### flow/run.sh
#!/bin/bash
# the make line also repeats each setting of config.mk as NAME=value (left out here)
make -C /OpenROAD-flow-scripts/flow DESIGN_CONFIG=/design/flow/config.mk WORK_HOME=/design/flow/orfs CLKGATE_MAP_FILE= finish
### flow/config.mk
export PLATFORM = sky130hd
export DESIGN_NAME = mips16
export DESIGN_NICKNAME = mips16
export VERILOG_FILES = /design/flow/design.v
export SDC_FILE = /design/flow/constraint.sdc
export NUM_CORES = 4
export LEC_CHECK = 0
export CAP_MARGIN = 20
export CELL_PAD_IN_SITES_GLOBAL_PLACEMENT = 1
export CORE_MARGIN = 2
export CORE_UTILIZATION = 20
export CTS_CLUSTER_DIAMETER = 59
export GPL_ROUTABILITY_DRIVEN = 1
export GPL_TIMING_DRIVEN = 0
export HOLD_SLACK_MARGIN = 0.28
export MIN_ROUTING_LAYER = met1
export SETUP_SLACK_MARGIN = 3.26
export SLEW_MARGIN = 40
### flow/constraint.sdc
create_clock -name core_clock -period 12.4 [get_ports {clk}]
set_input_delay 2.4800 -clock core_clock [delete_from_list [all_inputs] [get_ports {clk}]]
set_output_delay 2.4800 -clock core_clock [all_outputs]
set_load 0.01 [all_outputs]
### flow/design.v
module ALU(a,b,cmd,res);
input [15:0] a,b;
input [2:0] cmd;
output [15:0] res;
assign res = (cmd==0) ? a+b : 
					(cmd==1) ? a-b : 
					(cmd==2) ? a&b : 
					(cmd==3) ? a|b : 
					(cmd==4) ? a^b : 
					(cmd==5) ? a << b : 
					(cmd==6) ? a >> b : 
					a >>> b;
endmodule
module MUX(sel,a,b,out);
parameter n=16;
input sel;
input [n-1:0] a,b;
output [n-1:0] out;
assign out = sel?b:a;
endmodule
module MUX2(sel,a,b,c,out);
parameter n=16;
input [1:0]sel;
input [n-1:0] a,b,c;
output [n-1:0] out;
assign out = sel==0?a:sel==1?b:c;
endmodule
module adder(a,b,result);
input[15:0] a,b;
output [15:0] result;
assign result = a+b;
endmodule
module sign_extend(in,out);
input [5:0] in;
output [15:0] out;
assign out= {{10{in[5]}},in};
endmodule
module controller(opcode,alu_com,w_en,pc_sel,reg1_data,reg2sel,alu_src,mem_write_en,mem_to_reg);
input [3:0] opcode;
input [15:0] reg1_data;
output reg w_en;
output pc_sel,reg2sel,alu_src,mem_write_en,mem_to_reg;
output reg [2:0] alu_com;
assign pc_sel= (opcode==4'b1100 &&reg1_data==0)?1:0;
assign reg2sel = (opcode==11)?1:0;
assign alu_src = (opcode>=9 && opcode <=11)?1:0;
assign mem_write_en = (opcode==11)?1:0;
assign mem_to_reg = (opcode==10)?0:1;
always@(opcode)begin
	case(opcode)
		1: alu_com=0;
		2: alu_com=1;
		3: alu_com=2;
		4: alu_com=3;
		5: alu_com=4;
		6: alu_com=5;
		7: alu_com=6;
		8: alu_com=7;
		9: alu_com=0;
		10: alu_com=0;
		11: alu_com=0;
		default: alu_com=0;
	endcase
	if(opcode>=1 && opcode <=10)
		w_en=1'b1;
	else
		w_en=1'b0;
end
endmodule
module hazard_detection(opcode,r1_decode,r2_decode,w_decode,w_exec,w_mem,w_wb,stall);
input [2:0] r1_decode,r2_decode,w_decode,w_exec,w_mem,w_wb;
input [3:0] opcode;
output stall;
assign stall = ( opcode >=1 && opcode <= 8)?
				(((r1_decode!=0) &&(r1_decode == w_exec || r1_decode==w_mem || r1_decode == w_wb))||
				((r2_decode!=0)&&( r2_decode == w_exec || r2_decode==w_mem || r2_decode == w_wb))?1:0):
				(( opcode== 9 || opcode==12|| opcode==10)?(((r1_decode!=0)&&(r1_decode == w_exec || r1_decode==w_mem || r1_decode == w_wb))?1:0):
				(( opcode == 11)?((((w_decode!=0)&&(w_decode == w_exec || w_decode==w_mem || w_decode == w_wb))||((r1_decode!=0)&&(r1_decode == w_exec || r1_decode==w_mem || r1_decode == w_wb)))?1:0):0));
endmodule
module forwardingUnit(forward_en,wb_mem,wb_wb,mem_reg,reg1,reg2,wb_reg,
									ex_opcode,mem_opcode,ALUsel1,ALUsel2,stall);
input forward_en,wb_mem,wb_wb;
input[2:0] mem_reg,wb_reg,reg1,reg2;
input [3:0] ex_opcode,mem_opcode;
output[1:0] ALUsel1,ALUsel2;
output stall;
assign ALUsel1 = (forward_en==0)?0: (((reg1!=0)&& (reg1==mem_reg))?1:(((reg1!=0)&&(reg1==wb_reg))?2:0))	;
assign ALUsel2 = (forward_en==0)?0: ( ((ex_opcode>=1 && ex_opcode<=8)||ex_opcode==11)?(((reg2!=0)&& (reg2==mem_reg&&wb_mem==1))?1:((reg2!=0)&&(reg2==wb_reg&&wb_wb==1))?2:0):0);
assign stall = (forward_en==0)?0: (((ex_opcode==10&&mem_opcode==11)||(mem_opcode==10)||(ex_opcode==10&&mem_opcode==10))&&(ALUsel1!=0||ALUsel2!=0))?1:0;	
endmodule
module pc(clk,rst,load,in,out);
input clk,rst,load;
input [15:0] in;
output [15:0]out;
reg [15:0] counter;
always@(posedge clk,posedge rst)begin
	if(rst)begin
		counter<=0;
	end
	else if(load) begin
		counter<=in;
	end
end
assign out = counter;
endmodule
module register(clk,rst,en,in,out);
parameter n=16;
input [n-1:0] in;
input clk,rst,en;
output reg [n-1:0] out;
always@(posedge clk,posedge rst) begin
	if(rst) out<=0;
	else if(en)
		out<=in;
end
endmodule
module fetch_id_reg(clk,rst,en,inst_out,inst_out_reg);
input [15:0] inst_out;
input clk,rst,en;
output reg [15:0] inst_out_reg;
always@(posedge clk,posedge rst)begin
 if(rst) inst_out_reg<=0;
 else if(en)
	inst_out_reg<=inst_out;
end
endmodule
module registerFile(clk,rst,rg_wrt_enable,rg_wrt_dest,rg_wrt_data,
		rg_rd_add1,rg_rd_data1,rg_rd_add2,rg_rd_data2,monitor_addr,monitor_data);
input clk,rst;
integer i;
input rg_wrt_enable;
input [2:0] rg_wrt_dest;
input [15:0] rg_wrt_data;
input [2:0] rg_rd_add1,monitor_addr;
output [15:0] rg_rd_data1;
input [2:0] rg_rd_add2;
output [15:0] rg_rd_data2,monitor_data;
reg [15:0] registers [7:0];
assign rg_rd_data1 = registers[rg_rd_add1];
assign rg_rd_data2 = registers[rg_rd_add2];
assign monitor_data = registers[monitor_addr];
always@(negedge clk)begin
	if(rst) begin
		registers [0] <= 0;
		registers [1] <= 0;
		registers [2] <= 0;
		registers [3] <= 0;
		registers [4] <= 0;
		registers [5] <= 0;
		registers [6] <= 0;
		registers [7] <= 0;
	end
	else if(rg_wrt_enable)begin
		registers[rg_wrt_dest] <= rg_wrt_data;
	end
	registers[0] <= 0;
end
endmodule
module mips16(clk,rst,imem_addr,imem_rdata,dmem_addr,dmem_wdata,dmem_we,dmem_rdata,dbg_raddr,dbg_rdata);
defparam id_ex.n=68;
defparam ex_mem.n=42;
defparam mem_wb.n=37;
input clk,rst;
output [15:0] imem_addr;
input [15:0] imem_rdata;
output [15:0] dmem_addr,dmem_wdata;
output dmem_we;
input [15:0] dmem_rdata;
input [2:0] dbg_raddr;
output [15:0] dbg_rdata;
wire pc_sel,reg2sel,alu_src,mem_write_en,mem_to_reg,enable2,enableBase;
wire [15:0] out_src1,out_src2,pc_out,pc_in,adder_out,sign_ex_out,branch_offset,monitor_regFile,aluIn2,mem_out,write_back_data;
wire [15:0] inst_out,inst_out_reg,rg_rd_data1,rg_rd_data2,alu_out,rg_wrt_data,branch_stall;
wire [2:0] alu_com,rg_wrt_dest,reg2src;
wire [67:0] id_ex_reg_out,id_ex_input,id_ex_next;
wire [41:0] ex_mem_reg_out,ex_mem_input;
wire [36:0] mem_wb_reg_out;
wire [1:0] ALUsel1,ALUsel2;
wire w_en,rg_wrt_enable,stall,reg_enable,memory_stall,forward_en,branch_hazard;
wire ready = 1'b0;
sign_extend ex(inst_out_reg[5:0],sign_ex_out);
adder add_offset(sign_ex_out,pc_out,branch_offset);
adder add1(16'd1,pc_out,adder_out);
MUX pc_mux(pc_sel,adder_out,branch_offset,pc_in);
pc p1(clk,rst,enableBase,pc_in,pc_out);
assign imem_addr = pc_out;
assign inst_out = imem_rdata;
assign branch_stall=inst_out& {16{~pc_sel}};
fetch_id_reg fe_id_reg(clk,rst,enableBase,branch_stall,inst_out_reg);
controller control(inst_out_reg[15:12],alu_com,w_en,pc_sel,rg_rd_data1,reg2sel,alu_src,mem_write_en,mem_to_reg);
hazard_detection hazard_detect(inst_out_reg[15:12],inst_out_reg[8:6],inst_out_reg[5:3],
								inst_out_reg[11:9],id_ex_reg_out[37:35],ex_mem_reg_out[2:0],mem_wb_reg_out[2:0],stall);
MUX #(3) reg2mux(reg2sel,inst_out_reg[5:3],inst_out_reg[11:9],reg2src);
registerFile regFile(clk,rst,rg_wrt_enable,rg_wrt_dest,rg_wrt_data,inst_out_reg[8:6],
				rg_rd_data1,reg2src,rg_rd_data2,dbg_raddr,monitor_regFile);
assign dbg_rdata = monitor_regFile;
assign id_ex_input = {inst_out_reg[15:12],inst_out_reg[8:6],reg2src,mem_to_reg,mem_write_en,alu_src,sign_ex_out,w_en,inst_out_reg[11:9],alu_com,rg_rd_data1,rg_rd_data2};
assign id_ex_next = memory_stall ? {id_ex_reg_out[67:32],out_src1,out_src2} : id_ex_input&{68{reg_enable}};
register id_ex(clk,rst,~ready,id_ex_next,id_ex_reg_out);
forwardingUnit fw(forward_en,ex_mem_reg_out[3],mem_wb_reg_out[3],ex_mem_reg_out[2:0]&{3{ex_mem_reg_out[3]}},id_ex_reg_out[63:61],id_ex_reg_out[60:58],mem_wb_reg_out[2:0]&{3{mem_wb_reg_out[3]}},
									id_ex_reg_out[67:64],ex_mem_reg_out[41:38],ALUsel1,ALUsel2,memory_stall);
MUX2 src2(ALUsel2,id_ex_reg_out[15:0],ex_mem_reg_out[19:4],write_back_data,out_src2);
MUX aluMux(id_ex_reg_out[55],out_src2,id_ex_reg_out[54:39],aluIn2);
MUX2 src1(ALUsel1,id_ex_reg_out[31:16],ex_mem_reg_out[19:4],write_back_data,out_src1);
ALU alu(out_src1,aluIn2,id_ex_reg_out[34:32],alu_out);
assign ex_mem_input = {id_ex_reg_out[67:64],id_ex_reg_out[57:56],out_src2,alu_out,id_ex_reg_out[38],id_ex_reg_out[37:35]};
register ex_mem(clk,rst,~ready,ex_mem_input&{42{~memory_stall}},ex_mem_reg_out);
assign dmem_addr = ex_mem_reg_out[19:4];
assign dmem_wdata = ex_mem_reg_out[35:20];
assign dmem_we = ex_mem_reg_out[36];
assign mem_out = dmem_rdata;
register mem_wb(clk,rst,1'b1,{ex_mem_reg_out[37],mem_out,ex_mem_reg_out[19:0]}&{37{~ready}},mem_wb_reg_out);
MUX wb_mux(mem_wb_reg_out[36],mem_wb_reg_out[35:20],mem_wb_reg_out[19:4],write_back_data);
assign rg_wrt_enable=mem_wb_reg_out[3];
assign rg_wrt_dest = mem_wb_reg_out[2:0];
assign rg_wrt_data = write_back_data;
assign forward_en = 1'b1;
assign branch_hazard = stall & (inst_out_reg[15:12]==4'd12);
assign reg_enable = ~branch_hazard;
assign enable2 = (forward_en==1&&memory_stall==1)?0:1;
assign enableBase = enable2 & reg_enable & ~ready;
endmodule
==> results of run 1 <==
[layer usage]
layer | GRT usage | vias to the layer above
met1 | 0.238 | 9043
met3 | 0.0378 | 146
met5 | 0 | -
met2 | 0.246 | 910
li1 | - | 7841
met4 | 0.0551 | 2
[stage by stage]
stage | instance area [um2] | hold slack (ns) | total power, mW | cells | utilization
6_report | 26400 | 0.366 | 8.34 | 3606 | 0.272
3_5_place_dp | 22800 | 0.336 | 6.72 | 3312 | 0.235
3_3_place_gp | 22600 | 0.336 | 6.70 | 3309 | 0.233
4_1_cts | 25700 | 0.349 | 8.15 | 3592 | 0.265
2_1_floorplan | 20000 | 0.331 | 4.88 | 1934 | -
5_1_grt | 26400 | 0.359 | 8.84 | 3605 | 0.272
[layout make-up]
cell class	instances	area, um2	area share
inverters	81	320	0.0121
plain buffers	169	1030	0.0391
multi-input cells	1393	11800	0.447
diodes	1	2.50	0.0000948
well taps	1276	1600	0.0605
clock inverters	151	703	0.0267
clock buffers	49	1080	0.0408
repair inverters	3	26.3	0.000996
repair buffers	186	1920	0.0728
flip-flops and latches	297	7910	0.300
[repair_timing]
| action | 4_1_cts | 5_1_grt |
|---|---|---|
| resized | 196 | 129 |
| endpoints found under the setup margin | 271 | 228 |
| buffers inserted | 69 | 13 |
| cloned | 12 | 0 |
| pin swaps | 13 | 37 |
==> flow_metrics.tcl, run 1 <==
# collected from the flow reports
set metrics [dict create \
    port-buffer-count 99 \
    ant_nets 0 \
    drv_cap 0 \
    antenna_found_initial 1 \
    area_delta_synth_final_pct 34.5 \
    first_pass_iters 5 \
    cts_root_buf "clkbuf_16" \
    cpPeakStageDelay_ns 0.53 \
    cts_tree "done" \
    yosys_register_bits 297 \
    fin_tns_setup_ns 0 \
    vias 17942 \
    synth_area_um2 19600 \
    hold_path_depth 0 \
    wl_met1_um 38100 \
    cts_hold_buf 0 \
    clock_skew_ns 0.0835 \
    seq_cell_power_mw 1.54 \
    ys_sh_simple 0.129 \
    clkTransAtPathRegs_ns 0.06 \
    p_comb_frac 0.655 \
    yosys-stat-cells 1919 \
    irDropWorstVdd_v 0.000132 \
    wirelength_um 85400 \
    syn-instance-count 1919 \
    grt_usage 0.166 \
    top_cells_by_area "dfrtp_1, edfxtp_1, mux4_2" \
    cp-start-kind "flip-flop" \
    row_count 114 \
    warnings 202 \
    dp_hpwl_um 59900 \
    power_leader "combinational cells" \
    p_leak_nw 10.8 \
    fp.coreArea_um2 97000 \
    highest_layer "met5" \
    setup.worst_path.end "p1.counter[15]" \
    clockPowerShare 0.160 \
    dieArea_um2 101000 \
    reg2reg_slack_ns 1.67 \
    pwr-share-seq 0.185 \
    min_to "mem_wb.out[36]" \
    async_reset_ff_frac 0.569 \
    r2r_start "regFile.registers[3][11]" \
    wl_met2_um 36800 \
    grt_pass1_vias 17669 \
    final_hold_viol_count 0 \
    synth-main-ff-cell "dfrtp_1" \
    crit_type "reg -> reg" \
    ys_sh_adder 0.0522 \
    place.gp.congestion 0.947 \
    min_from "ex_mem.out[37]" \
    vias_per_cell 4.98 \
    most_common_cell "nor2_1" \
    fp.dieW_um 317 \
    synth-edff-count 112 \
    crit_slowest_cell "mux4_2" \
    yosysWarnings 7 \
    powerComb_mw 5.47 \
    power_density_nw_per_um2 316 \
    swShare 0.516 \
    critPathBufInv 2 \
    yosys_area_um2 19600 \
    post_drt_wl_per_cell_um 23.7 \
    route.met3.wl_um 7710 \
    path_max_fanout 5 \
    path_delay_family "AND-OR/OR-AND gates" \
    worstSetupPathDepth 20 \
    clock-sinks 297 \
    die_y_um 317 \
    crit_top_cell "a21o_1" \
    grt_max_degree 78 \
    layout_setup_ws_ns 1.67 \
    timing.slew.headroom 0.139 \
    r2r-end "p1.counter[15]" \
    fin_nets 2415 \
    pin_count 102 \
    setup_viol 0 \
    yosysTopAreaCell "dfrtp_1" \
    clk-insertion-delay-late_ns 0.63 \
    h-tree-depth 2 \
    synth_seq_share 0.403 \
    syn_avg_cell_area_um2 10.2 \
    aoi_share 0.155 \
    gr-total-overflow 0 \
    numCtsBuffers 39 \
    mux_area_frac 0.174 \
    p_int_mw 4.04 \
    grt_pass1_wl_um 123000 \
    ys_sh_xor 0.0277 \
    reg2reg_depth 20 \
    cp_data_arrival_time_ns 11.18 \
    logic_family "multiplexers" \
    rsz0062_at_grt "true" \
    clockBufferDepth 3 \
    report.final.slew_viol_count 0 \
    fp_util 0.202 \
    drtIter0Drc 1769 \
    p_clk_mw 1.33 \
    drc 0 \
    outcome "no timing/DRC/antenna violations" \
    min_path_type "reg -> reg" \
    critPathLaunch "regFile.registers[3][11]" \
    fillers 10256 \
    tightest_slew_ns 1.27 \
    path_cells "mux4_2 > mux2i_4 > nand4_1 > nor4_2 > and4_4 > clkbuf_16 > nand2_4 > inv_2 > ha_4 > a21o_1 > a21o_1 > a21o_1 > a21o_1 > a21oi_2 > o211ai_1 > a31oi_2 > o2111ai_2 > xnor2_1 > nor2_1 > xor2_1" \
    cp-end-kind "flip-flop" \
    top_cells_by_count "nor2_1, dfrtp_1, nand2_1" \
    place_ws_ns 0.881 \
    cp.required_ns 12.85 \
    p_switching_mw 4.30 \
    synth_cell_types 94 \
    top_area_frac 0.216 \
]
==> run 2, diff against run 1 <==
- ABC_AREA: default -> 1
- CELL_PAD_IN_SITES_GLOBAL_PLACEMENT: 1 -> default
- CORE_ASPECT_RATIO: default -> 1.53
- CORE_MARGIN: 2 -> 5
- CORE_UTILIZATION: 20 -> 17
- CTS_CLUSTER_DIAMETER: 59 -> 347
- GPL_ROUTABILITY_DRIVEN: 1 -> 0
- GPL_TIMING_DRIVEN: 0 -> 1
- HOLD_SLACK_MARGIN: 0.28 -> default
- MIN_ROUTING_LAYER: met1 -> default
- SETUP_SLACK_MARGIN: 3.26 -> default
- SLEW_MARGIN: 40 -> 20
- clock period: 12.4 -> 5.74 ns (I/O delays scaled with it)
==> run 2 against run 1 <==
  * Die area rose by 23%
  * Clock skew is 0.021 ns lower
  * Final area is 2.8% lower
  * Routed wire length decreased by 8.8%
  * Sequential cell count is the same
  * Global-route usage fell by 4.6 points
  * Total power increased by 94%
  * Now fails the layout checks on negative setup slack
  * Hold slack worse by 0.012 ns
  * Final cell count increased by 26%
  * Synthesized area up 0.89%
  * Worst setup slack got worse by 3.0 ns
  * Critical path depth rose by 13
==> flow_metrics.tcl, run 2 <==
# collected from the flow reports
set metrics [dict create \
    irDropWorstVdd_v 0.000289 \
    synth-main-ff-cell "dfrtp_1" \
    yosysTopAreaCell "dfrtp_1" \
    clockPowerShare 0.147 \
    layout_setup_ws_ns -1.31 \
    seq_cell_power_mw 3.32 \
    cp-end-kind "flip-flop" \
    powerComb_mw 10.5 \
    tightest_slew_ns 1.14 \
    cpPeakStageDelay_ns 0.36 \
    dp_cells 4330 \
    crit_slowest_cell "edfxtp_1" \
    aoi_share 0.193 \
    swShare 0.535 \
    min_path_type "reg -> reg" \
    critPathLaunch "regFile.registers[1][11]" \
    drtIter0Drc 1433 \
    clock_skew_ns 0.0620 \
    r2r_start "regFile.registers[1][11]" \
    so.violations "negative setup slack" \
    drc 0 \
    vias 20149 \
    antenna_found_initial 1 \
    fp_util 0.171 \
    numCtsBuffers 28 \
    logic_family "simple AND/OR/NAND/NOR gates" \
    ant_nets 0 \
    clockBufferDepth 3 \
    min_from "ex_mem.out[37]" \
    reg2reg_slack_ns -1.31 \
    synth-edff-count 112 \
    final_hold_viol_count 0 \
    clock-sinks 297 \
    r2r-end "p1.counter[14]" \
    setup.worst_path.end "p1.counter[14]" \
    clkTransAtPathRegs_ns 0.07 \
    top_cells_by_area "dfrtp_1, edfxtp_1, nand2_1" \
    yosysWarnings 7 \
    path_max_fanout 2 \
    report.final.slew_viol_count 0 \
    hold-worst-slack_ns 0.354 \
    mux_area_frac 0.00304 \
    p_leak_nw 11.8 \
    cts_tree "done" \
    fp.dieW_um 286 \
    fin_area_um2 25700 \
    p_clk_mw 2.38 \
    crit_type "reg -> reg" \
    synth_seq_share 0.400 \
    power_leader "combinational cells" \
    reg2reg_depth 33 \
    min_to "mem_wb.out[36]" \
    rsz0062_at_grt "true" \
    fin_tns_setup_ns -11.47 \
    h-tree-depth 1 \
    dp_hpwl_um 58900 \
    drv_cap 0 \
    fp.coreArea_um2 115000 \
    path_delay_family "simple AND/OR/NAND/NOR gates" \
    async_reset_ff_frac 0.569 \
    worstSetupPathDepth 33 \
    post_drt_wl_per_cell_um 17.2 \
    grt_pass1_vias 19997 \
    synth_cell_types 53 \
    ys_sh_adder 0.0517 \
    place_area_um2 23700 \
    cp.required_ns 6.17 \
    outcome "failed layout checks" \
    synth_area_um2 19800 \
    timing.slew.headroom 0.238 \
    dieArea_um2 123000 \
    gr-total-overflow 0 \
    clk-insertion-delay-late_ns 0.64 \
    power_density_nw_per_um2 632 \
    vias_per_cell 4.45 \
    cp-start-kind "flip-flop" \
    yosys_register_bits 297 \
    critPathBufInv 5 \
    cts_root_buf "clkbuf_16" \
    pwr-share-seq 0.205 \
    top_area_frac 0.214 \
    p_comb_frac 0.648 \
    grt_max_degree 71 \
    row_count 154 \
    grt_pass1_wl_um 117000 \
    die_y_um 432 \
    syn_avg_cell_area_um2 7.37 \
    yosys_area_um2 19800 \
    syn-instance-count 2684 \
    ys_sh_simple 0.235 \
    pin_count 102 \
    fin_nets 3142 \
    top_cells_by_count "nand2_1, o21ai_0, nor2_1" \
    instances_no_fill 4530 \
    port-buffer-count 101 \
    most_common_cell "nand2_1" \
    area_delta_synth_final_pct 29.7 \
    ys_sh_xor 0.0199 \
    warnings 202 \
    setup_viol 29 \
    p_int_mw 7.53 \
    grt_usage 0.120 \
    hold_path_depth 0 \
    power.total_mw 16.2 \
    wirelength_um 77900 \
    cp_data_arrival_time_ns 7.48 \
    p_switching_mw 8.67 \
    first_pass_iters 6 \
    yosys-stat-cells 2684 \
]
[run 2: timing repair]
item | CTS | global route
pin swaps | 37 | 40
setup buffers | 19 | 16
setup endpoints to repair | 31 | 31
hold buffers | 0 | 0
resized | 198 | 61
[run 2: cell type report]
type,instances,area [um2]
Clock buffer,32,779
Antenna cell,1,2.50
Multi-Input combinational cell,1941,10400
Timing Repair Buffer,352,3000
Clock inverter,148,672
Fill cell,12650,89800
Sequential cell,297,7920
Tap cell,1482,1850
Inverter,277,1060
[run 2: metrics by stage]
stage / setup WS, ns / util
3_3_place_gp: -1.76 / 0.205
4_1_cts: -1.25 / 0.220
3_5_place_dp: -1.71 / 0.205
5_1_grt: -1.53 / 0.222
6_report: -1.31 / 0.222
2_1_floorplan: -0.651 / -
[run 2: layer usage]
layer / wire length [um] / vias to the layer above / part of all wire / GRT usage
met1: 28600 / 9565 / 0.37 / 0.126
met5: 13 / - / 0.00017 / 0
li1: - / 9592 / - / -
met3: 3570 / 257 / 0.046 / 0.0133
met2: 40200 / 733 / 0.52 / 0.226
met4: 5500 / 2 / 0.071 / 0.0772
==> run 3, diff against run 2 <==
- ABC_AREA: 1 -> default
- CORE_ASPECT_RATIO: 1.53 -> default
- CORE_MARGIN: 5 -> 2
- CORE_UTILIZATION: 17 -> 64
- CTS_CLUSTER_DIAMETER: 347 -> default
- GPL_ROUTABILITY_DRIVEN: 0 -> default
- GPL_TIMING_DRIVEN: 1 -> default
- clock period: 5.74 -> 5.98 ns (I/O delays scaled with it)
==> run 3 against run 2 <==
  * The layout still fails its checks (negative setup slack)
  * Synthesized area decreased by 0.89%
  * Global-route usage increased by 31 points
  * Synthesized cell count decreased by 29%
  * Clock skew increased by 0.046 ns
  * Critical endpoint is now p1.counter[15]
  * Core utilization increased by 59 points
  * Total power increased by 2.5%
  * Worst setup slack got worse by 0.11 ns
  * Critical path type unchanged
  * Count of clock-buffer cells in the layout increased by 10
  * Highest routed layer is now met4
==> flow_metrics.tcl, run 3 <==
# collected from the flow reports
set metrics [dict create \
    outcome "failed layout checks" \
    so.violations "negative setup slack" \
    power_leader "combinational cells" \
    hold_path_depth 0 \
    dp_hpwl_um 45500 \
    crit_slowest_cell "mux4_2" \
    p_comb_frac 0.633 \
    yosys_register_bits 297 \
    critPathLaunch "regFile.registers[7][5]" \
    drtIter0Drc 2723 \
    rsz0062_at_grt "true" \
    synth_area_um2 19600 \
    cpPeakStageDelay_ns 0.57 \
    drc 0 \
    crit_type "reg -> reg" \
    fin_area_um2 24700 \
    place.gp.congestion 1.01 \
    synth_cell_types 94 \
    met1_usage 0.542 \
    layout_setup_ws_ns -1.42 \
    clockBufferDepth 3 \
    vias 18627 \
    row_count 64 \
    ant_nets 0 \
    cp_data_arrival_time_ns 7.79 \
    cp.required_ns 6.38 \
    clock-sinks 297 \
    gr-total-overflow 0 \
    use_met3 0.126 \
    antenna_found_initial 1 \
    power_density_nw_per_um2 673 \
    tightest_slew_ns 1.07 \
    setup_viol 31 \
    grt_pass1_vias 18362 \
    yosysTopAreaCell "dfrtp_1" \
    yosys_area_um2 19600 \
    aoi_share 0.155 \
    top_cells_by_count "nor2_1, dfrtp_1, nand2_1" \
    grt_usage 0.431 \
    vias_per_cell 6.85 \
    yosys-stat-cells 1919 \
    synth_seq_share 0.403 \
    grt_max_degree 162 \
    syn_avg_cell_area_um2 10.2 \
    min_to "mem_wb.out[36]" \
    pin_count 102 \
    powerComb_mw 10.5 \
    instances_no_fill 2719 \
    clkTransAtPathRegs_ns 0.06 \
    pwr-share-seq 0.200 \
    clock_skew_ns 0.108 \
    p_clk_mw 2.78 \
    place_area_um2 22400 \
    synth-main-ff-cell "dfrtp_1" \
    fp_util 0.646 \
    reg2reg_slack_ns -1.42 \
    setup.worst_path.end "p1.counter[15]" \
    place_ws_ns -1.45 \
    grt_pass1_wl_um 103000 \
    r2r_start "regFile.registers[7][5]" \
    area_delta_synth_final_pct 25.9 \
    numCtsBuffers 34 \
    top_cells_by_area "dfrtp_1, edfxtp_1, mux4_2" \
    warnings 207 \
    path_delay_family "AND-OR/OR-AND gates" \
    p_leak_nw 11.0 \
    fin_nets 2415 \
    grt_use_met2 0.672 \
    swShare 0.491 \
    fp.dieW_um 179 \
    path_cells "mux4_2 > mux2i_1 > nand4_1 > nor4_2 > and4_4 > nand2_4 > inv_2 > ha_4 > a21o_1 > a21o_1 > a21o_1 > a21o_1 > a21oi_2 > o211ai_1 > a31oi_2 > o2111ai_2 > xnor2_1 > nor2_1 > xor2_1" \
    wirelength_um 70600 \
    ys_sh_simple 0.129 \
    dieArea_um2 32100 \
    p_switching_mw 8.16 \
    crit_top_cell "a21o_1" \
    most_common_cell "nor2_1" \
    logic_family "multiplexers" \
    clockPowerShare 0.168 \
    syn-instance-count 1919 \
    top_area_frac 0.216 \
    reg2reg_depth 19 \
    clk-insertion-delay-late_ns 0.62 \
    min_path_type "reg -> reg" \
    timing.slew.headroom 0.284 \
    die_y_um 179 \
    grt.busiest_layer "met2" \
    critPathBufInv 1 \
    ys_sh_adder 0.0522 \
    report.final.slew_viol_count 0 \
    worstSetupPathDepth 19 \
    fp.coreArea_um2 30300 \
    p_int_mw 8.44 \
    cp-start-kind "flip-flop" \
    min_from "ex_mem.out[37]" \
    h-tree-depth 2 \
    drv_cap 0 \
    cp-end-kind "flip-flop" \
    seq_cell_power_mw 3.32 \
    first_pass_iters 6 \
    r2r-end "p1.counter[15]" \
    cts_root_buf "clkbuf_16" \
    irDropWorstVdd_v 0.000443 \
    yosysWarnings 7 \
    synth-edff-count 112 \
    final_hold_viol_count 0 \
    post_drt_wl_per_cell_um 26.0 \
    port-buffer-count 101 \
    ys_sh_xor 0.0277 \
    mux_area_frac 0.174 \
    cts_tree "done" \
    dp_cells 2505 \
    path_max_fanout 5 \
    async_reset_ff_frac 0.569 \
]
[run 3: final cells by class]
cell class | count | area [um2]
tap | 396 | 495
antenna | 1 | 2.50
sequential | 297 | 7910
multi-input combinational | 1386 | 11000
timing repair buffer | 370 | 3210
inverter | 81 | 320
clock buffer | 42 | 953
fill | 1745 | 5660
clock inverter | 146 | 807
[run 3: layer usage]
metal	share of wire	routed length, um
met1	0.35	24900
met3	0.13	8890
met4	0.069	4860
met5	0	0
met2	0.45	31900
[run 3: per-stage QoR]
step / power [mW] / hold slack [ns] / setup TNS [ns] / util
floorplan: 10.1 / 0.331 / -4.63 / -
global placement: 13.0 / 0.331 / -13.08 / 0.737
detailed placement: 13.2 / 0.336 / -13.56 / 0.738
CTS: 16.0 / 0.352 / -17.70 / 0.806
global route: 17.4 / 0.354 / -20.52 / 0.813
finish: 16.6 / 0.350 / -19.15 / 0.814
[run 3: timing repair]
action / CTS / global route
endpoints found under the hold margin: 0 / 0
hold buffers: 0 / 0
pin swaps: 22 / 19
gates resized: 131 / 36
endpoints found under the setup margin: 32 / 49
buffers inserted: 39 / 29
==> run 4, diff against run 3 <==
- CORE_UTILIZATION: 64 -> 68
- CTS_CLUSTER_SIZE: default -> 34
- clock period: 5.98 -> 7.08 ns (I/O delays scaled with it)
==> run 4 against run 3 <==
  * The layout still fails its checks (negative setup slack)
  * Routed wire length up 8.9%
  * Synthesized area unchanged
  * First-iteration DRC count up 42%
  * Critical path depth unchanged
  * Largest power group unchanged
==> flow_metrics.tcl, run 4 <==
# collected from the flow reports
set metrics [dict create \
    outcome "failed layout checks" \
    so.violations "negative setup slack" \
    syn-instance-count 1919 \
    clk-insertion-delay-late_ns 0.63 \
    cp_data_arrival_time_ns 8.73 \
    yosysWarnings 7 \
    vias_per_cell 7.35 \
    fp.dieW_um 174 \
    first_pass_iters 9 \
    min_from "ex_mem.out[37]" \
    cp-start-kind "flip-flop" \
    vias 19496 \
    pwr-share-seq 0.207 \
    antenna-diode-count 0 \
    dp_cells 2448 \
    top_cells_by_count "nor2_1, dfrtp_1, nand2_1" \
    top_cells_by_area "dfrtp_1, edfxtp_1, mux4_2" \
    swShare 0.511 \
    path_delay_family "AND-OR/OR-AND gates" \
    synth-edff-count 112 \
    most_common_cell "nor2_1" \
    drtIter0Drc 3865 \
    top_area_frac 0.216 \
    reg2reg_slack_ns -1.20 \
    crit_top_cell "a21o_1" \
    grt_usage 0.493 \
    warnings 204 \
    r2r_start "regFile.registers[7][8]" \
    critPathBufInv 1 \
    final_hold_viol_count 0 \
    crit_type "reg -> reg" \
    rsz0062_at_grt "true" \
    worstSetupPathDepth 19 \
    fin_nets 2359 \
    die_y_um 174 \
    drc 0 \
    p_comb_frac 0.630 \
    cts_tree "done" \
    grt_pass1_wl_um 113000 \
    synth_seq_share 0.403 \
    ys_sh_simple 0.129 \
    power_density_nw_per_um2 584 \
    powerComb_mw 8.79 \
    path_max_fanout 5 \
    cp-end-kind "flip-flop" \
    fp_util 0.687 \
    p_clk_mw 2.28 \
    dp_hpwl_um 44000 \
    cp.required_ns 7.53 \
    power.total_mw 14.0 \
    mux_area_frac 0.174 \
    seq_cell_power_mw 2.89 \
    port-buffer-count 101 \
    clockBufferDepth 3 \
    clock_skew_ns 0.114 \
    report.final.slew_viol_count 0 \
    fin_tns_setup_ns -11.77 \
    cts_root_buf "clkbuf_16" \
    final_util 0.837 \
    pin_count 102 \
    clkTransAtPathRegs_ns 0.06 \
    yosys-stat-cells 1919 \
    p_leak_nw 10.6 \
    irDropWorstVdd_v 0.000407 \
    aoi_share 0.155 \
    synth_area_um2 19600 \
    synth_cell_types 94 \
    ys_sh_xor 0.0277 \
    h-tree-depth 2 \
    grt_max_degree 83 \
    clock-sinks 297 \
    crit_slowest_cell "mux4_2" \
    place_area_um2 21900 \
    power_leader "combinational cells" \
    numCtsBuffers 34 \
    yosysTopAreaCell "dfrtp_1" \
    timing.slew.headroom 0.169 \
    syn_avg_cell_area_um2 10.2 \
    hold-worst-slack_ns 0.351 \
    hold_path_depth 0 \
    critPathLaunch "regFile.registers[7][8]" \
    ant_nets 0 \
    reg2reg_depth 19 \
    layout_setup_ws_ns -1.20 \
    logic_family "multiplexers" \
    fillers 1464 \
    gr-total-overflow 0 \
    min_path_type "reg -> reg" \
    dieArea_um2 30200 \
    clockPowerShare 0.163 \
    post_drt_wl_per_cell_um 29.0 \
    p_switching_mw 7.13 \
    tightest_slew_ns 1.25 \
    r2r-end "p1.counter[15]" \
    drv_cap 0 \
    yosys_area_um2 19600 \
    setup.worst_path.end "p1.counter[15]" \
    p_int_mw 6.83 \
    setup_viol 21 \
    fin_area_um2 23900 \
    fp.coreArea_um2 28500 \
    wirelength_um 76800 \
    ys_sh_adder 0.0522 \
    row_count 62 \
    antenna_found_initial 2 \
    area_delta_synth_final_pct 21.9 \
    cts_hold_buf 0 \
    instances_no_fill 2651 \
    synth-main-ff-cell "dfrtp_1" \
    yosys_register_bits 297 \
    place.gp.congestion 0.928 \
    path_cells "mux4_2 > mux2i_1 > nand4_1 > nor4_2 > and4_4 > buf_6 > nand2_4 > ha_4 > a21o_1 > a21o_1 > a21o_1 > a21o_1 > a21oi_2 > o211ai_1 > a31oi_1 > o2111ai_1 > xnor2_1 > nor2_1 > xor2_1" \
    grt_pass1_vias 19349 \
    cpPeakStageDelay_ns 0.58 \
    min_to "mem_wb.out[36]" \
    async_reset_ff_frac 0.569 \
    place_ws_ns -0.945 \
]
run 4: final cells by class:
| class | instances | area, um2 | share of cell area |
|---|---|---|---|
| Multi-Input combinational cell | 1386 | 10900 | 0.456 |
| Clock buffer | 41 | 908 | 0.0380 |
| Sequential cell | 297 | 7920 | 0.331 |
| Clock inverter | 148 | 747 | 0.0313 |
| Inverter | 81 | 317 | 0.0132 |
| Tap cell | 384 | 480 | 0.0201 |
| Timing Repair Buffer | 314 | 2640 | 0.110 |
run 4: repair_timing:
item | in CTS | in global routing
endpoints found under the setup margin | 29 | 23
resized | 106 | 27
buffers inserted | 23 | 10
pin swaps | 24 | 15
cloned | 0 | 0
run 4: per-layer routing:
layer / vias up / routed length, um / track usage
li1: 7677 / - / -
met4: 4 / 6920 / 0.310
met3: 627 / 11900 / 0.158
met5: - / 27 / 0
met1: 9068 / 24300 / 0.610
met2: 2120 / 33700 / 0.754
==> run 5, diff against run 4 <==
- CAP_MARGIN: 20 -> 10
- CORE_UTILIZATION: 68 -> 72
- CTS_CLUSTER_DIAMETER: default -> 29
- CTS_CLUSTER_SIZE: 34 -> 36
- SETUP_SLACK_MARGIN: default -> 2.03
- clock period: 7.08 -> 7.28 ns (I/O delays scaled with it)
==> run 5 against run 4 <==
  * The flow now stops in global routing (5_1_grt)
  * Die area down 5.4%
  * Synthesized cell count is the same
  * Synthesized area is the same
==> flow_metrics.tcl, run 5 <==
# yosys + openroad results
set metrics [dict create \
    synth_cell_types 94 \
    fp_util 0.730 \
    grt_usage 1.00 \
    place.gp.congestion 0.988 \
    h-tree-depth 2 \
    aoi_share 0.155 \
    syn-instance-count 1919 \
    synth_seq_share 0.403 \
    gr-total-overflow 1877 \
    most_common_cell "nor2_1" \
    dp_hpwl_um 44900 \
    logic_family "multiplexers" \
    clockBufferDepth 3 \
    ys_sh_simple 0.129 \
    top_cells_by_area "dfrtp_1, edfxtp_1, mux4_2" \
    top_area_frac 0.216 \
    yosys_register_bits 297 \
    place_area_um2 21900 \
    yosys-stat-cells 1919 \
    fp.dieW_um 169 \
    synth-main-ff-cell "dfrtp_1" \
    numCtsBuffers 58 \
    synth_area_um2 19600 \
    top_cells_by_count "nor2_1, dfrtp_1, nand2_1" \
    yosys_area_um2 19600 \
    row_count 60 \
    synth-edff-count 112 \
    clock-sinks 297 \
    fp.coreArea_um2 26900 \
    mux_area_frac 0.174 \
    ys_sh_xor 0.0277 \
    syn_avg_cell_area_um2 10.2 \
    yosysWarnings 7 \
    place_ws_ns -0.655 \
    outcome "did not finish" \
    port-buffer-count 101 \
    die_y_um 169 \
    cts_hold_buf 0 \
    dieArea_um2 28600 \
    async_reset_ff_frac 0.569 \
    yosysTopAreaCell "dfrtp_1" \
    error "[ERROR GRT-0116] Global routing finished with congestion. Check the congestion regions in the DRC Viewer." \
    cts_root_buf "clkbuf_16" \
    stop_stage "global routing (5_1_grt)" \
    ys_sh_adder 0.0522 \
    pin_count 102 \
]
run 5: what timing repair did:
action	CTS
cloned	8
gates resized	370
setup buffers	57
pin swaps	29
setup endpoints to repair	317
run 5: layer usage:
layer / track usage / GRT overflow
met1: 0.933 / 119
met5: 0.690 / 19
met3: 0.866 / 114
met4: 1.11 / 513
met2: 1.17 / 1112
run 5: per-stage QoR:
step	hold WS (ns)	std cells	TNS [ns]
2_1_floorplan	0.331	1934	-0.184
3_3_place_gp	0.334	2381	-1.98
3_5_place_dp	0.345	2381	-3.68
4_1_cts	0.351	2682	-7.61
==> run 6, diff against run 5 <==
- ABC_AREA: default -> 1
- CAP_MARGIN: 10 -> 20
- CORE_ASPECT_RATIO: default -> 0.67
- CORE_UTILIZATION: 72 -> 70
- CTS_CLUSTER_DIAMETER: 29 -> 347
- CTS_CLUSTER_SIZE: 36 -> 14
- GPL_ROUTABILITY_DRIVEN: default -> 0
- GPL_TIMING_DRIVEN: default -> 1
- SETUP_SLACK_MARGIN: 2.03 -> -0.1
- clock period: 7.28 -> 5.98 ns (I/O delays scaled with it)
==> run 6 against run 5 <==
  * The layout now fails its checks (negative setup slack)
  * Synthesized cell count up 40%
  * Die area is 3.8% higher
  * Synthesized area increased by 0.89%
==> flow_metrics.tcl, run 6 <==
# collected from the flow reports
set metrics [dict create \
    die_y_um 142 \
    first_pass_iters 14 \
    cp.required_ns 6.40 \
    reg2reg_slack_ns -1.83 \
    clk-insertion-delay-late_ns 0.66 \
    fin_area_um2 24000 \
    p_leak_nw 11.7 \
    antenna_found_initial 0 \
    clockBufferDepth 3 \
    drc 0 \
    gr-total-overflow 0 \
    worstSetupPathDepth 31 \
    p_switching_mw 8.54 \
    reg2reg_depth 31 \
    top_cells_by_count "nand2_1, o21ai_0, nor2_1" \
    place_ws_ns -1.39 \
    area_delta_synth_final_pct 21.5 \
    cpPeakStageDelay_ns 0.41 \
    r2r_start "regFile.registers[5][3]" \
    r2r-end "p1.counter[14]" \
    post_drt_wl_per_cell_um 22.3 \
    outcome "failed layout checks" \
    fp.dieW_um 209 \
    ys_sh_simple 0.235 \
    top_area_frac 0.214 \
    min_path_type "reg -> reg" \
    grt_pass1_vias 21222 \
    p_int_mw 7.32 \
    drtIter0Drc 4506 \
    ant_nets 0 \
    fp.coreArea_um2 27800 \
    cts_root_buf "clkbuf_16" \
    crit_type "reg -> reg" \
    swShare 0.538 \
    power_leader "combinational cells" \
    yosys-stat-cells 2684 \
    synth_cell_types 53 \
    fin_tns_setup_ns -15.04 \
    h-tree-depth 1 \
    async_reset_ff_frac 0.569 \
    clock-sinks 297 \
    powerComb_mw 10.2 \
    power_density_nw_per_um2 660 \
    tightest_slew_ns 1.04 \
    syn-instance-count 2684 \
    path_max_fanout 4 \
    cts_hold_buf 0 \
    ys_sh_adder 0.0517 \
    rsz0062_at_grt "true" \
    dp_hpwl_um 47600 \
    wirelength_um 75500 \
    mux_area_frac 0.00304 \
    cp-end-kind "flip-flop" \
    pin_count 102 \
    synth_area_um2 19800 \
    critPathBufInv 6 \
    fp_util 0.711 \
    logic_family "simple AND/OR/NAND/NOR gates" \
    yosysTopAreaCell "dfrtp_1" \
    hold_path_depth 0 \
    setup_viol 29 \
    antenna-diode-count 0 \
    pwr-share-seq 0.204 \
    yosys_register_bits 297 \
    dieArea_um2 29700 \
    setup.worst_path.end "p1.counter[14]" \
    power.total_mw 15.9 \
    synth-main-ff-cell "dfrtp_1" \
    grt_pass1_wl_um 113000 \
    crit_top_cell "nand2_1" \
    clock_skew_ns 0.0889 \
    crit_slowest_cell "edfxtp_1" \
    top_cells_by_area "dfrtp_1, edfxtp_1, nand2_1" \
    cp-start-kind "flip-flop" \
    irDropWorstVdd_v 0.000385 \
    port-buffer-count 101 \
    min_from "ex_mem.out[37]" \
    grt_max_degree 170 \
    critPathLaunch "regFile.registers[5][3]" \
    path_delay_family "simple AND/OR/NAND/NOR gates" \
    p_clk_mw 2.42 \
    syn_avg_cell_area_um2 7.37 \
    seq_cell_power_mw 3.23 \
    final_hold_viol_count 0 \
    synth-edff-count 112 \
    numCtsBuffers 25 \
    timing.slew.headroom 0.285 \
    yosys_area_um2 19800 \
    min_to "mem_wb.out[36]" \
    p_comb_frac 0.643 \
    most_common_cell "nand2_1" \
    report.final.slew_viol_count 0 \
    place_area_um2 22200 \
    vias_per_cell 6.69 \
    drv_cap 0 \
    row_count 50 \
    fin_nets 3118 \
    cp_data_arrival_time_ns 8.23 \
    grt_usage 0.489 \
    vias 22603 \
    final_util 0.864 \
    layout_setup_ws_ns -1.83 \
    yosysWarnings 7 \
    synth_seq_share 0.400 \
    aoi_share 0.193 \
    warnings 206 \
    so.violations "negative setup slack" \
    ys_sh_xor 0.0199 \
    clockPowerShare 0.153 \
    clkTransAtPathRegs_ns 0.09 \
    cts_tree "done" \
]
## run 6: area by class of cell
| class | instances | area (um2) |
|---|---|---|
| multi-input cells | 1941 | 10300 |
| clock buffers | 27 | 633 |
| repair buffers | 331 | 2820 |
| fillers | 1493 | 3800 |
| well taps | 364 | 455 |
| flip-flops and latches | 297 | 7920 |
| inverters | 277 | 1050 |
| clock inverters | 144 | 821 |
## run 6: per-stage QoR
step | hold WS (ns) | std cells
2_1_floorplan | 0.331 | 2699
3_3_place_gp | 0.337 | 3197
3_5_place_dp | 0.340 | 3197
4_1_cts | 0.370 | 3386
5_1_grt | 0.369 | 3381
6_report | 0.359 | 3381
## run 6: timing repair
| item | 4_1_cts | 5_1_grt |
|---|---|---|
| endpoints found under the setup margin | 30 | 31 |
| gates resized | 114 | 123 |
| hold endpoints to repair | 0 | 0 |
| pin swaps | 20 | 37 |
| setup buffers | 22 | 15 |
## run 6: metal layers
| layer | vias to the layer above | global-route usage | wire [um] |
|---|---|---|---|
| li1 | 9552 | - | - |
| met1 | 10206 | 0.657 | 26400 |
| met2 | 2315 | 0.738 | 31500 |
| met3 | 530 | 0.146 | 12800 |
| met4 | 0 | 0.224 | 4790 |
| met5 | - | 0 | 0 |
==> run 7, diff against run 6 <==
- CELL_PAD_IN_SITES_GLOBAL_PLACEMENT: default -> 1
- CORE_ASPECT_RATIO: 0.67 -> default
- CORE_UTILIZATION: 70 -> 20
- CTS_CLUSTER_DIAMETER: 347 -> 59
- CTS_CLUSTER_SIZE: 14 -> 63
- GPL_TIMING_DRIVEN: 1 -> 0
- HOLD_SLACK_MARGIN: default -> 0.28
- MIN_ROUTING_LAYER: default -> met1
- SETUP_SLACK_MARGIN: -0.1 -> 3.26
- SLEW_MARGIN: 20 -> 40
- clock period: 5.98 -> 12.4 ns (I/O delays scaled with it)
==> run 7 against run 6 <==
  * The run now finishes clean
  * Final cell count rose by 30%
  * Critical path depth fell by 23
  * Global-route usage fell by 31 points
  * Largest cell class unchanged
  * Clock skew fell by 0.0064 ns
==> flow_metrics.tcl, run 7 <==
# collected from the flow reports
set metrics [dict create \
    worstSetupPathDepth 8 \
    gr-total-overflow 0 \
    area_delta_synth_final_pct 35.4 \
    synth-main-ff-cell "dfrtp_1" \
    mux_area_frac 0.00304 \
    clkTransAtPathRegs_ns 0.07 \
    first_pass_iters 6 \
    grt_pass1_wl_um 139000 \
    most_common_cell "nand2_1" \
    hold_path_depth 0 \
    yosys_area_um2 19800 \
    ant_nets 0 \
    hold-worst-slack_ns 0.336 \
    yosysTopAreaCell "dfrtp_1" \
    p_comb_frac 0.644 \
    crit_type "reg -> out" \
    crit_slowest_cell "edfxtp_1" \
    clock-sinks 297 \
    vias_per_cell 4.76 \
    clk-insertion-delay-late_ns 0.65 \
    numCtsBuffers 41 \
    drv_cap 0 \
    yosys-stat-cells 2684 \
    fp.dieW_um 319 \
    min_to "mem_wb.out[36]" \
    drtIter0Drc 1933 \
    port-buffer-count 100 \
    yosys_register_bits 297 \
    cts_tree "done" \
    pin_count 102 \
    r2r_start "regFile.registers[5][10]" \
    clockBufferDepth 3 \
    powerComb_mw 5.31 \
    top_area_frac 0.214 \
    clockPowerShare 0.171 \
    h-tree-depth 2 \
    layout_setup_ws_ns 1.81 \
    vias 20922 \
    fp_util 0.201 \
    synth_area_um2 19800 \
    logic_family "simple AND/OR/NAND/NOR gates" \
    outcome "no timing/DRC/antenna violations" \
    crit_top_cell "o21ai_2" \
    top_cells_by_area "dfrtp_1, edfxtp_1, nand2_1" \
    final_hold_viol_count 0 \
    path_delay_family "AND-OR/OR-AND gates" \
    critPathBufInv 3 \
    cp_data_arrival_time_ns 8.11 \
    grt_usage 0.184 \
    pwr-share-seq 0.185 \
    cpPeakStageDelay_ns 0.33 \
    cts_root_buf "clkbuf_16" \
    wirelength_um 95600 \
    r2r-end "p1.counter[14]" \
    min_from "ex_mem.out[37]" \
    p_leak_nw 11.9 \
    irDropWorstVdd_v 0.000111 \
    reg2reg_depth 34 \
    post_drt_wl_per_cell_um 21.8 \
    timing.slew.headroom 0.248 \
    dieArea_um2 101000 \
    tightest_slew_ns 1.11 \
    syn-instance-count 2684 \
    path_cells "inv_2 > buf_4 > a21oi_2 > o21ai_2 > o21ai_2 > nor2_2 > a31oi_2 > buf_2" \
    critPathLaunch "regFile.registers[5][10]" \
    place_ws_ns 1.14 \
    fin_tns_setup_ns 0 \
    fp.coreArea_um2 98300 \
    ys_sh_adder 0.0517 \
    setup_viol 0 \
    synth_cell_types 53 \
    min_path_type "reg -> reg" \
    aoi_share 0.193 \
    reg2reg_slack_ns 1.93 \
    async_reset_ff_frac 0.569 \
    yosysWarnings 7 \
    ys_sh_xor 0.0199 \
    cts_hold_buf 0 \
    report.final.slew_viol_count 0 \
    antenna_found_initial 2 \
    clock_skew_ns 0.0826 \
    dp_hpwl_um 68700 \
    cp.required_ns 9.92 \
    cp-end-kind "primary output" \
    swShare 0.551 \
    top_cells_by_count "nand2_1, o21ai_0, nor2_1" \
    p_switching_mw 4.54 \
    p_int_mw 3.71 \
    grt_max_degree 89 \
    grt_pass1_vias 20796 \
    path_max_fanout 2 \
    drc 0 \
    cp-start-kind "flip-flop" \
    seq_cell_power_mw 1.53 \
    syn_avg_cell_area_um2 7.37 \
    antenna-diode-count 0 \
    setup.worst_path.end "dbg_rdata[10]" \
    p_clk_mw 1.41 \
    die_y_um 319 \
    synth-edff-count 112 \
    row_count 115 \
    synth_seq_share 0.400 \
    power_leader "combinational cells" \
    warnings 202 \
    ys_sh_simple 0.235 \
    rsz0062_at_grt "true" \
    fin_nets 3192 \
    power_density_nw_per_um2 308 \
]
run 7: area by class of cell:
cell class / count / area, um2
Fill cell: 10726 / 71500
Multi-Input combinational cell: 1948 / 11300
Sequential cell: 297 / 7910
Timing Repair Buffer: 195 / 1910
Tap cell: 1287 / 1610
Clock buffer: 45 / 1080
Inverter: 277 / 1070
Buffer: 183 / 1040
Clock inverter: 158 / 813
Timing Repair inverter: 4 / 65.1
run 7: stage by stage:
step | total power [mW] | cell area, um2 | std cells | util
final | 8.25 | 26800 | 4394 | 0.273
after global routing | 8.89 | 26800 | 4394 | 0.273
after CTS | 8.10 | 26000 | 4370 | 0.265
after detailed placement | 6.55 | 22800 | 4086 | 0.233
after global placement | 6.57 | 22800 | 4086 | 0.232
after floorplan | 4.71 | 20200 | 2699 | -
run 7: routing by layer:
metal / wire [um] / vias up / global-route usage / part of all wire
met1: 41400 / 10113 / 0.244 / 0.43
met5: 26 / - / 0 / 0.00027
li1: - / 9752 / - / -
met2: 44300 / 879 / 0.298 / 0.46
met3: 6300 / 174 / 0.0312 / 0.066
met4: 3520 / 4 / 0.0682 / 0.037
run 7: what timing repair did:
| item | CTS | global route |
|---|---|---|
| resized | 244 | 157 |
| gates cloned | 12 | 0 |
| buffers inserted | 70 | 24 |
| pin swaps | 54 | 37 |
| endpoints found under the setup margin | 255 | 231 |
==> run 8, diff against run 7 <==
- ABC_AREA: 1 -> default
- CELL_PAD_IN_SITES_GLOBAL_PLACEMENT: 1 -> default
- CORE_UTILIZATION: 20 -> 71
- CTS_CLUSTER_DIAMETER: 59 -> default
- CTS_CLUSTER_SIZE: 63 -> 87
- GPL_ROUTABILITY_DRIVEN: 0 -> default
- GPL_TIMING_DRIVEN: 0 -> default
- HOLD_SLACK_MARGIN: 0.28 -> default
- MIN_ROUTING_LAYER: met1 -> default
- SETUP_SLACK_MARGIN: 3.26 -> 2.53
- SLEW_MARGIN: 40 -> 20
- clock period: 12.4 -> 9.0 ns (I/O delays scaled with it)
==> run 8 against run 7 <==
  * The run now fails in global routing (5_1_grt)
  * Synthesized cell count decreased by 29%
  * Die area fell by 71%
  * Synthesized area decreased by 0.89%
==> flow_metrics.tcl, run 8 <==
# yosys + openroad results
set metrics [dict create \
    mux_area_frac 0.174 \
    cts_hold_buf 0 \
    yosys-stat-cells 1919 \
    yosys_register_bits 297 \
    yosys_area_um2 19600 \
    fp_util 0.726 \
    yosysWarnings 7 \
    fp.dieW_um 170 \
    synth-main-ff-cell "dfrtp_1" \
    cts_root_buf "clkbuf_16" \
    synth-edff-count 112 \
    stop_stage "global routing (5_1_grt)" \
    row_count 60 \
    pin_count 102 \
    most_common_cell "nor2_1" \
    error "[ERROR GRT-0116] Global routing finished with congestion. Check the congestion regions in the DRC Viewer." \
    syn-instance-count 1919 \
    top_cells_by_count "nor2_1, dfrtp_1, nand2_1" \
    h-tree-depth 2 \
    ys_sh_xor 0.0277 \
    clock-sinks 297 \
    async_reset_ff_frac 0.569 \
    synth_seq_share 0.403 \
    ys_sh_adder 0.0522 \
    yosysTopAreaCell "dfrtp_1" \
    top_cells_by_area "dfrtp_1, edfxtp_1, mux4_2" \
    ys_sh_simple 0.129 \
    dp_hpwl_um 41300 \
    die_y_um 170 \
    synth_cell_types 94 \
    logic_family "multiplexers" \
    numCtsBuffers 34 \
    synth_area_um2 19600 \
    grt_usage 0.698 \
    outcome "did not finish" \
    fp.coreArea_um2 27000 \
    port-buffer-count 101 \
    syn_avg_cell_area_um2 10.2 \
    top_area_frac 0.216 \
    gr-total-overflow 18 \
    place.gp.congestion 0.991 \
    clockBufferDepth 3 \
    aoi_share 0.155 \
    dieArea_um2 29000 \
]
## run 8: per-layer routing
| layer | overflow | global-route usage |
|---|---|---|
| met1 | 0 | 0.718 |
| met2 | 8 | 0.889 |
| met3 | 0 | 0.530 |
| met4 | 10 | 0.638 |
| met5 | 0 | 0.151 |
## run 8: repair_timing
| action | CTS |
|---|---|
| resized | 299 |
| setup endpoints to repair | 272 |
| gates cloned | 16 |
| pin swaps | 22 |
| setup buffers | 63 |
## run 8: metrics by stage
stage | setup WS (ns) | utilization | area (um2) | instances | power (mW)
after CTS | 0.164 | 0.895 | 24200 | 2509 | 10.4
after detailed placement | 0.191 | 0.772 | 20900 | 2241 | 8.38
after global placement | 0.259 | 0.772 | 20900 | 2241 | 8.25
after floorplan | 0.780 | - | 20100 | 1934 | 6.74
==> run 9, diff against run 8 <==
- ABC_AREA: default -> 1
- CORE_ASPECT_RATIO: default -> 0.67
- CORE_UTILIZATION: 71 -> 70
- CTS_CLUSTER_DIAMETER: default -> 347
- CTS_CLUSTER_SIZE: 87 -> 14
- GPL_ROUTABILITY_DRIVEN: default -> 1
- GPL_TIMING_DRIVEN: default -> 1
- PLACE_DENSITY_LB_ADDON: default -> 0.25
- SETUP_SLACK_MARGIN: 2.53 -> -0.1
- clock period: 9.0 -> 5.98 ns (I/O delays scaled with it)
==> run 9 against run 8 <==
  * The flow again stops in global routing (5_1_grt)
  * Synthesized cell count increased by 40%
  * Synthesized area increased by 0.89%
  * Die area rose by 2.4%
==> flow_metrics.tcl, run 9 <==
# yosys + openroad results
set metrics [dict create \
    outcome "did not finish" \
    fp_util 0.711 \
    place_area_um2 22200 \
    most_common_cell "nand2_1" \
    yosysWarnings 7 \
    place_ws_ns -1.58 \
    synth-main-ff-cell "dfrtp_1" \
    top_cells_by_area "dfrtp_1, edfxtp_1, nand2_1" \
    top_cells_by_count "nand2_1, o21ai_0, nor2_1" \
    yosys_area_um2 19800 \
    dp_hpwl_um 49900 \
    dieArea_um2 29700 \
    numCtsBuffers 25 \
    logic_family "simple AND/OR/NAND/NOR gates" \
    grt_usage 0.807 \
    top_area_frac 0.214 \
    cts_hold_buf 0 \
    port-buffer-count 101 \
    mux_area_frac 0.00304 \
    yosys-stat-cells 2684 \
    cts_root_buf "clkbuf_16" \
    aoi_share 0.193 \
    yosysTopAreaCell "dfrtp_1" \
    ys_sh_adder 0.0517 \
    synth-edff-count 112 \
    yosys_register_bits 297 \
    clockBufferDepth 3 \
    async_reset_ff_frac 0.569 \
    synth_area_um2 19800 \
    clock-sinks 297 \
    die_y_um 142 \
    synth_seq_share 0.400 \
    ys_sh_xor 0.0199 \
    synth_cell_types 53 \
    ys_sh_simple 0.235 \
    h-tree-depth 1 \
    fp.dieW_um 209 \
    syn-instance-count 2684 \
    stop_stage "global routing (5_1_grt)" \
    place.gp.congestion 1.05 \
    gr-total-overflow 90 \
    row_count 50 \
    error "[ERROR GRT-0232] Routing congestion too high. Check the congestion heatmap in the GUI." \
    pin_count 102 \
    fp.coreArea_um2 27800 \
    syn_avg_cell_area_um2 7.37 \
]
run 9: what timing repair did:
| item | 4_1_cts |
|---|---|
| gates resized | 176 |
| endpoints found under the setup margin | 31 |
| pin swaps | 39 |
| buffers inserted | 18 |
run 9: layer usage:
layer	overflow	global-route usage
met1	0	0.863
met2	39	0.908
met3	5	0.691
met4	46	0.723
met5	0	0.458
run 9: through the flow:
step / hold WS (ns) / cells / power, mW / utilization
detailed placement: 0.350 / 3200 / 12.8 / 0.798
floorplan: 0.331 / 2699 / 9.71 / -
CTS: 0.379 / 3382 / 15.5 / 0.860
global placement: 0.333 / 3199 / 12.6 / 0.797
==> run 10, diff against run 9 <==
- ABC_AREA: 1 -> default
- CAP_MARGIN: 20 -> 40
- CELL_PAD_IN_SITES_DETAIL_PLACEMENT: default -> 2
- CORE_ASPECT_RATIO: 0.67 -> 0.98
- CORE_UTILIZATION: 70 -> 67
- CTS_CLUSTER_DIAMETER: 347 -> 43
- CTS_CLUSTER_SIZE: 14 -> default
- PLACE_DENSITY_LB_ADDON: 0.25 -> 0.06
- SETUP_SLACK_MARGIN: -0.1 -> 0.88
- SLEW_MARGIN: 20 -> 25
- TNS_END_PERCENT: default -> 95
- clock period: 5.98 -> 19.4 ns (I/O delays scaled with it)
==> run 10 against run 9 <==
  * The flow stops in detailed placement (3_5_place_dp)
  * Die area increased by 3.4%
  * Synthesized cell count decreased by 29%
  * Synthesized area shrank 0.89%
==> flow_metrics.tcl, run 10 <==
# yosys + openroad results
set metrics [dict create \
    outcome "did not finish" \
    stop_stage "detailed placement (3_5_place_dp)" \
    error "[ERROR DPL-0033] detailed placement checks failed during check placement." \
    top_cells_by_count "nor2_1, dfrtp_1, nand2_1" \
    pin_count 102 \
    mux_area_frac 0.174 \
    async_reset_ff_frac 0.569 \
    logic_family "multiplexers" \
    ys_sh_adder 0.0522 \
    place.gp.congestion 0.961 \
    fp.coreArea_um2 29100 \
    yosys_area_um2 19600 \
    port-buffer-count 101 \
    syn-instance-count 1919 \
    yosysWarnings 7 \
    dieArea_um2 30700 \
    fp_util 0.674 \
    top_area_frac 0.216 \
    fp.dieW_um 177 \
    yosys-stat-cells 1919 \
    synth_area_um2 19600 \
    synth-edff-count 112 \
    syn_avg_cell_area_um2 10.2 \
    ys_sh_xor 0.0277 \
    ys_sh_simple 0.129 \
    synth-main-ff-cell "dfrtp_1" \
    aoi_share 0.155 \
    yosys_register_bits 297 \
    die_y_um 173 \
    yosysTopAreaCell "dfrtp_1" \
    synth_seq_share 0.403 \
    synth_cell_types 94 \
    most_common_cell "nor2_1" \
    top_cells_by_area "dfrtp_1, edfxtp_1, mux4_2" \
    row_count 62 \
]
run 10: per-stage QoR:
stage / std cells / total power [mW] / hold slack, ns / worst slack, ns
after global placement: 2276 / 3.83 / 0.335 / 2.65
after floorplan: 1934 / 3.10 / 0.331 / 2.11
==> run 11, diff against run 10 <==
- CAP_MARGIN: 40 -> 20
- CELL_PAD_IN_SITES_DETAIL_PLACEMENT: 2 -> default
- CORE_ASPECT_RATIO: 0.98 -> default
- CORE_UTILIZATION: 67 -> 38
- CTS_CLUSTER_DIAMETER: 43 -> default
- GPL_ROUTABILITY_DRIVEN: 1 -> default
- GPL_TIMING_DRIVEN: 1 -> default
- PLACE_DENSITY_LB_ADDON: 0.06 -> default
- SETUP_SLACK_MARGIN: 0.88 -> default
- SLEW_MARGIN: 25 -> 20
- TNS_END_PERCENT: 95 -> default
- clock period: 19.4 -> 10.8 ns (I/O delays scaled with it)
==> run 11 against run 10 <==
  * Now clean on timing, DRC and antenna
  * Synthesized cell count did not move
  * Die area rose by 74%
  * Synthesized area did not move
==> flow_metrics.tcl, run 11 <==
# collected from the flow reports
set metrics [dict create \
    power.total_mw 8.68 \
    tightest_slew_ns 1.19 \
    grt_max_degree 82 \
    fin_area_um2 22900 \
    die_y_um 231 \
    critPathLaunch "regFile.registers[3][2]" \
    logic_family "multiplexers" \
    dp_cells 2597 \
    antenna-diode-count 0 \
    fp.dieW_um 231 \
    yosysWarnings 7 \
    yosysTopAreaCell "dfrtp_1" \
    ys_sh_simple 0.129 \
    crit_type "reg -> reg" \
    numCtsBuffers 37 \
    seq_cell_power_mw 1.81 \
    p_int_mw 4.38 \
    worstSetupPathDepth 21 \
    yosys-stat-cells 1919 \
    fillers 4867 \
    warnings 199 \
    min_path_type "reg -> reg" \
    swShare 0.495 \
    fin_nets 2200 \
    drc 0 \
    cp-start-kind "flip-flop" \
    reg2reg_slack_ns 0.50 \
    synth_cell_types 94 \
    dp_hpwl_um 45200 \
    mux_area_frac 0.174 \
    cts_root_buf "clkbuf_16" \
    place.gp.congestion 0.917 \
    hold_path_depth 0 \
    p_comb_frac 0.621 \
    min_to "mem_wb.out[36]" \
    grt_pass1_vias 16636 \
    p_switching_mw 4.30 \
    setup.worst_path.end "p1.counter[14]" \
    drv_cap 0 \
    cp-end-kind "flip-flop" \
    p_clk_mw 1.49 \
    clk-insertion-delay-late_ns 0.61 \
    grt_usage 0.245 \
    ys_sh_adder 0.0522 \
    synth-main-ff-cell "dfrtp_1" \
    port-buffer-count 101 \
    clockBufferDepth 3 \
    area_delta_synth_final_pct 16.6 \
    wirelength_um 66100 \
    synth_seq_share 0.403 \
    dieArea_um2 53400 \
    top_cells_by_count "nor2_1, dfrtp_1, nand2_1" \
    min_from "ex_mem.out[37]" \
    most_common_cell "nor2_1" \
    powerComb_mw 5.39 \
    pin_count 102 \
    critPathBufInv 2 \
    final_hold_viol_count 0 \
    antenna_found_initial 0 \
    syn-instance-count 1919 \
    yosys_register_bits 297 \
    syn_avg_cell_area_um2 10.2 \
    fin_tns_setup_ns 0 \
    synth-edff-count 112 \
    clock-sinks 297 \
    h-tree-depth 2 \
    power_density_nw_per_um2 380 \
    crit_top_cell "o21ai_0" \
    place_area_um2 21100 \
    irDropWorstVdd_v 0.000148 \
    r2r-end "p1.counter[14]" \
    power_leader "combinational cells" \
    path_cells "mux4_2 > mux2i_1 > nand4_1 > nor4_1 > and4_2 > buf_4 > nand2_1 > ha_1 > inv_1 > fa_1 > nor2b_1 > o21ai_0 > a21boi_0 > o21ai_0 > a21boi_0 > o21ai_0 > a21o_1 > a311oi_1 > o21ai_0 > nor3b_1 > o31ai_1" \
    top_cells_by_area "dfrtp_1, edfxtp_1, mux4_2" \
    row_count 83 \
    clkTransAtPathRegs_ns 0.06 \
    report.final.slew_viol_count 0 \
    p_leak_nw 9.75 \
    reg2reg_depth 21 \
    seqCellArea_um2 7910 \
    synth_area_um2 19600 \
    setup_viol 0 \
    path_max_fanout 18 \
    first_pass_iters 6 \
    clock_skew_ns 0.0778 \
    path_delay_family "AND-OR/OR-AND gates" \
    async_reset_ff_frac 0.569 \
    r2r_start "regFile.registers[3][2]" \
    rsz0062_at_grt "false" \
    ant_nets 0 \
    cts_hold_buf 0 \
    cp.required_ns 11.19 \
    outcome "no timing/DRC/antenna violations" \
    top_area_frac 0.216 \
    final-comb-area_um2 10700 \
    pwr-share-seq 0.208 \
    cpPeakStageDelay_ns 0.49 \
    cp_data_arrival_time_ns 10.68 \
    ys_sh_xor 0.0277 \
    fp.coreArea_um2 51200 \
    aoi_share 0.155 \
    post_drt_wl_per_cell_um 23.7 \
    instances_no_fill 2789 \
    gr-total-overflow 0 \
    vias_per_cell 5.97 \
    cts_tree "done" \
    hold-worst-slack_ns 0.348 \
    timing.slew.headroom 0.202 \
    cts_setup_buffers 0 \
    vias 16655 \
    yosys_area_um2 19600 \
    drtIter0Drc 1776 \
    fp_util 0.383 \
    clockPowerShare 0.172 \
    grt_pass1_wl_um 99600 \
    crit_slowest_cell "mux4_2" \
]
[run 11: layout make-up]
class | count | share of cell area
flip-flops and latches | 297 | 0.346
repair buffers | 152 | 0.0607
well taps | 680 | 0.0372
inverters | 81 | 0.0136
clock buffers | 42 | 0.0436
clock inverters | 151 | 0.0326
multi-input cells | 1386 | 0.466
[run 11: per-stage QoR]
stage	utilization	setup WS (ns)
global route	0.447	0.0254
finish	0.447	0.504
CTS	0.447	0.397
global placement	0.413	0.567
floorplan	-	0.364
detailed placement	0.413	0.462
[run 11: per-layer routing]
| layer | vias to the layer above | routed length (um) | global-route usage |
|---|---|---|---|
| met2 | 885 | 29800 | 0.378 |
| met5 | - | 0 | 0 |
| met1 | 8267 | 27300 | 0.326 |
| met4 | 0 | 3040 | 0.120 |
| li1 | 7362 | - | - |
| met3 | 141 | 5940 | 0.0539 |
[run 11: timing repair]
item,4_1_cts,5_1_grt
endpoints found under the setup margin,0,2
endpoints found under the hold margin,0,0
resized,0,2
Power figures rest on the tool's default switching activity, not on a simulated workload.
